==> inputs of v12 <==
==> flow/design.v <==
module FAdd(
    input rst,
    input clk,
    input  [31:0]               a,
    input  [31:0]               b,
    output reg [31:0]           c,
    output reg [2:0]           state
);
    parameter NAN = 32'b01111111100000000000000000000001;  
    parameter ZERO = 32'b0;  
    wire a_s = a[31];
    wire b_s = b[31];
    wire [7:0] a_e = a[30:23];
    wire [7:0] b_e = b[30:23];
    wire [22:0] a_m = a[22:0];
    wire [22:0] b_m = b[22:0];
    wire a_e_max = a_e == 8'b11111111;
    wire b_e_max = b_e == 8'b11111111;
    wire a_e_min = a_e == 8'b0;
    wire b_e_min = b_e == 8'b0;
    wire a_m_min = a_m == 23'b0;
    wire b_m_min = b_m == 23'b0;
    wire a_inf = a_e_max & a_m_min;
    wire b_inf = b_e_max & b_m_min;
    wire a_nan = a_e_max & ~a_m_min;
    wire b_nan = b_e_max & ~b_m_min;
    wire a_zero = a_e_min & a_m_min;
    wire b_zero = b_e_min & b_m_min;
    wire a_denorm = a_e_min & ~a_m_min;
    wire b_denorm = b_e_min & ~b_m_min;
    wire inverse = (a_s ^ b_s) & (a_e == b_e) & (a_m == b_m);
    wire special_case = a_nan | b_nan | a_inf | b_inf | a_zero | b_zero | inverse;
    wire [31:0] special_output = (a_nan | b_nan) ? NAN :
    a_inf ? ((b_inf & (a_s ^ b_s)) ? NAN : a) :
    b_inf ? b :
    a_zero ? ((b_zero & (a_s ^ b_s) ? ZERO : b)) :
    b_zero ? a :
    inverse ? ZERO : 32'hffffffff;
    reg a_sign;
    reg b_sign;
    reg [26:0] a_add;
    reg [26:0] b_add;
    reg [7:0] a_exp;
    reg [7:0] b_exp;
    parameter READ = 3'd0,
    ALIGN = 3'd1,
    ADD = 3'd2,
    NORM = 3'd3,
    DENORM = 3'd4,
    ROUND = 3'd5,
    PACK = 3'd6,
    OUTPUT = 3'd7;
    reg c_sign;
    reg[27:0] c_add;
    reg[7:0] c_exp;
always @(posedge clk) begin
if (!rst) begin
    state <= READ;
end
else begin
case (state)
READ: begin
    a_sign <= a_s;
    b_sign <= b_s;
    a_add <= {~a_denorm, a_m, 3'b0};
    b_add <= {~b_denorm, b_m, 3'b0};
    a_exp <= a_denorm ? 8'b1 : a_e;
    b_exp <= b_denorm ? 8'b1 : b_e;
    c <= special_output;
    state <= special_case ? OUTPUT : ALIGN;
end
ALIGN: begin
    if (a_exp > b_exp) begin
        b_exp <= b_exp + 1;
        b_add <= b_add >> 1;
        b_add[0] <= b_add[0] | b_add[1];  
    end else if (a_exp < b_exp) begin
        a_exp <= a_exp + 1;
        a_add <= a_add >> 1;
        a_add[0] <= a_add[0] | a_add[1];
    end else begin
        state <= ADD;
    end
end
ADD: begin
    c_exp <= a_exp;
    if (a_sign == b_sign) begin
        c_add <= a_add + b_add;
        c_sign <= a_sign;
    end else if (a_add > b_add) begin
        c_add <= a_add - b_add;
        c_sign <= a_sign;
    end else begin
        c_add <= b_add - a_add;
        c_sign <= b_sign;
    end
    state <= NORM;
end
NORM: begin
    if (c_add[27]) begin  
        c_exp <= c_exp + 1;
        c_add <= c_add >> 1;
        c_add[0] <= c_add[0] | c_add[1];
    end else if (~c_add[26] & c_exp != 8'b0) begin  
        c_exp <= c_exp - 1;
        c_add <= c_add << 1;
    end else begin
        state <= DENORM;
    end
end
DENORM: begin
    if (c_exp == 8'b0) begin  
        c_exp <= c_exp + 1;
        c_add <= c_add >> 1;
        c_add[0] <= c_add[0] | c_add[1];
    end
    state <= ROUND;
end
ROUND: begin
    if (c_add[2] & (c_add[1] | c_add[0] | c_add[3])) begin
        c_add <= c_add + 4'b1000;
    end
    state <= PACK;
end
PACK: begin
    c[31] <= c_sign;
    c[22:0] <= c_add[25:3];
    if (c_exp == 8'b11111111) begin  
        c[30:0] <= {8'b11111111, 23'b0};
    end else if (c_add[27]) begin  
        c[30:23] <= c_exp + 1;
    end else if (~c_add[26]) begin  
        c[30:23] <= c_exp - 1;
    end else begin
        c[30:23] <= c_exp;
    end
    state <= OUTPUT;
end
OUTPUT: begin
end
endcase
end
end
endmodule
==> flow/run.sh <==
#!/bin/bash
# the make line also repeats each setting of config.mk as NAME=value (left out here)
make -C /OpenROAD-flow-scripts/flow DESIGN_CONFIG=/design/flow/config.mk WORK_HOME=/design/flow/orfs CLKGATE_MAP_FILE= finish
==> flow/config.mk <==
export PLATFORM = sky130hd
export DESIGN_NAME = FAdd
export DESIGN_NICKNAME = FAdd
export VERILOG_FILES = /design/flow/design.v
export SDC_FILE = /design/flow/constraint.sdc
export NUM_CORES = 4
export LEC_CHECK = 0
export ABC_AREA = 1
export CAP_MARGIN = 20
export CORE_ASPECT_RATIO = 0.5
export CORE_MARGIN = 2
export CORE_UTILIZATION = 72
export CTS_CLUSTER_DIAMETER = 394
export CTS_CLUSTER_SIZE = 98
export SETUP_SLACK_MARGIN = 0.42
export SLEW_MARGIN = 20
export TNS_END_PERCENT = 5
==> flow/constraint.sdc <==
create_clock -name core_clock -period 2.05 [get_ports {clk}]
set_input_delay 0.4100 -clock core_clock [delete_from_list [all_inputs] [get_ports {clk}]]
set_output_delay 0.4100 -clock core_clock [all_outputs]
set_load 0.01 [all_outputs]
==> inputs of v6, as changes to v12 <==
ABC_AREA = default   (was 1)
CORE_ASPECT_RATIO = default   (was 0.5)
CORE_UTILIZATION = 40   (was 72)
CTS_CLUSTER_DIAMETER = default   (was 394)
CTS_CLUSTER_SIZE = default   (was 98)
SETUP_SLACK_MARGIN = default   (was 0.42)
TNS_END_PERCENT = default   (was 5)
==> flow/constraint.sdc (replaced) <==
create_clock -name core_clock -period 10.0 [get_ports {clk}]
set_input_delay 2.0000 -clock core_clock [delete_from_list [all_inputs] [get_ports {clk}]]
set_output_delay 2.0000 -clock core_clock [all_outputs]
set_load 0.01 [all_outputs]
==> inputs of v36, as changes to v12 <==
CAP_MARGIN = 0   (was 20)
CORE_ASPECT_RATIO = default   (was 0.5)
CTS_CLUSTER_DIAMETER = 350   (was 394)
CTS_CLUSTER_SIZE = 96   (was 98)
PLACE_DENSITY = 0.37   (was default)
SETUP_SLACK_MARGIN = 0.46   (was 0.42)
TNS_END_PERCENT = default   (was 5)
==> flow/constraint.sdc (replaced) <==
create_clock -name core_clock -period 3.06 [get_ports {clk}]
set_input_delay 0.6120 -clock core_clock [delete_from_list [all_inputs] [get_ports {clk}]]
set_output_delay 0.6120 -clock core_clock [all_outputs]
set_load 0.01 [all_outputs]
==> notes <==
v12 died in clock tree synthesis (4_1_cts). v36 died in global routing (5_1_grt). v6 passed the timing, DRC and antenna checks.
Of v6 and v36, v6 has the higher die area (gap about 50%, measured against v36).
In v6 the area after synthesis is lower than in v36, by 17%.
Of v6 and v36, v36 has the higher synthesized cell count (gap 39%, measured against v36).

========
==> run A <==
Starts from the design.v that is shown in full above.
clock: 7.16 ns
lec_check: 0
cap_margin: 20
core_margin: 2
core_utilization: 66
cts_cluster_diameter: 384
cts_cluster_size: 100
slew_margin: 20
run.sh (not shown) runs the stock make flow with config.mk's settings and CLKGATE_MAP_FILE=.
==> run Y: changes against run A <==
- ABC_AREA: default -> 1
- CAP_MARGIN: 20 -> 40
- CORE_UTILIZATION: 66 -> 72
- CTS_CLUSTER_DIAMETER: 384 -> 350
- CTS_CLUSTER_SIZE: 100 -> 96
- PLACE_DENSITY: default -> 0.37
==> flow/constraint.sdc (replaced) <==
create_clock -name core_clock -period 3.06 [get_ports {clk}]
set_input_delay 0.6120 -clock core_clock [delete_from_list [all_inputs] [get_ports {clk}]]
set_output_delay 0.6120 -clock core_clock [all_outputs]
set_load 0.01 [all_outputs]
==> qor.yml <==
seq_power_share_pct: 20.8
post-route-util_pct: 84.9
tool_warnings: 86
viasPerCell: 6.35
grtUsageMet3_pct: 27.3
syn_avg_cell_area_um2: 6.21
run_status: "no timing/DRC/antenna violations"
ys_sh_adder_pct: 8.07
post-place-ws_ns: -0.0850
period_needed_ns: 2.97
p_sw_share_pct: 54.6
# the run above: run Y

==> qor.yml <==
run_status: "no timing/DRC/antenna violations"
tool_warnings: 85
seq_power_share_pct: 30.9
p_sw_share_pct: 43.3
ys_sh_adder_pct: 9.67
syn_avg_cell_area_um2: 8.45
grtUsageMet3_pct: 11.1
# the run above: run A


========
==> v24 <==
Starts from the design.v that is shown in full above.
export LEC_CHECK = 0
export CAP_MARGIN = 20
export CORE_ASPECT_RATIO = 1.03
export CORE_MARGIN = 3
export CORE_UTILIZATION = 40
export CTS_CLUSTER_DIAMETER = 397
export CTS_CLUSTER_SIZE = 99
export GPL_ROUTABILITY_DRIVEN = 1
export MIN_ROUTING_LAYER = met1
export PLACE_DENSITY_LB_ADDON = 0.27
export SETUP_SLACK_MARGIN = -0.26
export SLEW_MARGIN = 20
create_clock -name core_clock -period 3.3 [get_ports {clk}]
==> v18: changes against v24 <==
==> flow/config.mk (replaced) <==
export PLATFORM = sky130hd
export DESIGN_NAME = FAdd
export DESIGN_NICKNAME = FAdd
export VERILOG_FILES = /design/flow/design.v
export SDC_FILE = /design/flow/constraint.sdc
export NUM_CORES = 4
export LEC_CHECK = 0
export ABC_AREA = 1
export CAP_MARGIN = 20
export CORE_MARGIN = 2
export CORE_UTILIZATION = 40
export HOLD_SLACK_MARGIN = 0.3
export SLEW_MARGIN = 20
export TNS_END_PERCENT = 65
==> flow/constraint.sdc (replaced) <==
create_clock -name core_clock -period 10.0 [get_ports {clk}]
set_input_delay 2.0000 -clock core_clock [delete_from_list [all_inputs] [get_ports {clk}]]
set_output_delay 2.0000 -clock core_clock [all_outputs]
set_load 0.01 [all_outputs]
==> comparison <==
- v18 finished with timing, DRC and antenna clean. v24 finished but failed the layout checks on negative setup slack.
- Global-route usage: v24 is lower than v18 (1.5 points).
- Between v24 and v18, the lower non-clock buffer count is in v18 (gap 328).
- Clock skew: v24 is lower than v18 (0.0081 ns).
- Against v24, the area after synthesis of v18 is larger by about 20%.
- In v24 the first-iteration DRC count is smaller than in v18, by 14%.
- Of v24 and v18, v24 has the higher hold slack (gap 0.027 ns).
- Between v24 and v18, the lower cell area is in v18 (gap about 0.46%, measured against v18).
- In flip-flop count, v18 and v24 do not differ.
- Between v24 and v18, the lower via count is in v24 (gap about 18%, measured against v18).
==> figures <==
item	v24	v18
Vias per Instance	5.84	5.36
Seq/Total Area, Yosys	32.9%	27.5%
Area of the die	34800 sq um	40700 sq um
Cell Count, Final, Fillers Out	2328	3097
Sequential Power Share	26.4%	23.0%
Vias in the first global route	13100	15400
Worst setup timing slack at the placement stage	-0.392 ns	4.50 ns
Synth-to-Final Area Change	35.3%	12.4%
Run status	complete, but fails checks	finished clean
Reasons for failing layout checks	negative setup slack	-
Cell Area, Synth	13000 sq um	15600 sq um
Non-clock buffer area fraction after layout	20.5%	6.13%
Capturing element of the worst setup path	c_add[13]$_DFFE_PP_	c[27]$_DFFE_PP_
Placeable Area	31900 sq um	38600 sq um
Proportion of netlist area held by the largest area contributor	32.5%	27.1%
Worst reg2reg path startpoint	b_add[13]$_DFFE_PP_	b_add[21]$_DFFE_PP_
Detailed Place HPWL	42300 um	52600 um
Setup TNS after final layout	-2.36 ns	0 ns
Worst-case headroom to the max-slew limit	36.3%	29.0%
Share of the core filled with cells	55.4%	45.5%
No activity file was given, so power comes from the tool's default toggle rates.
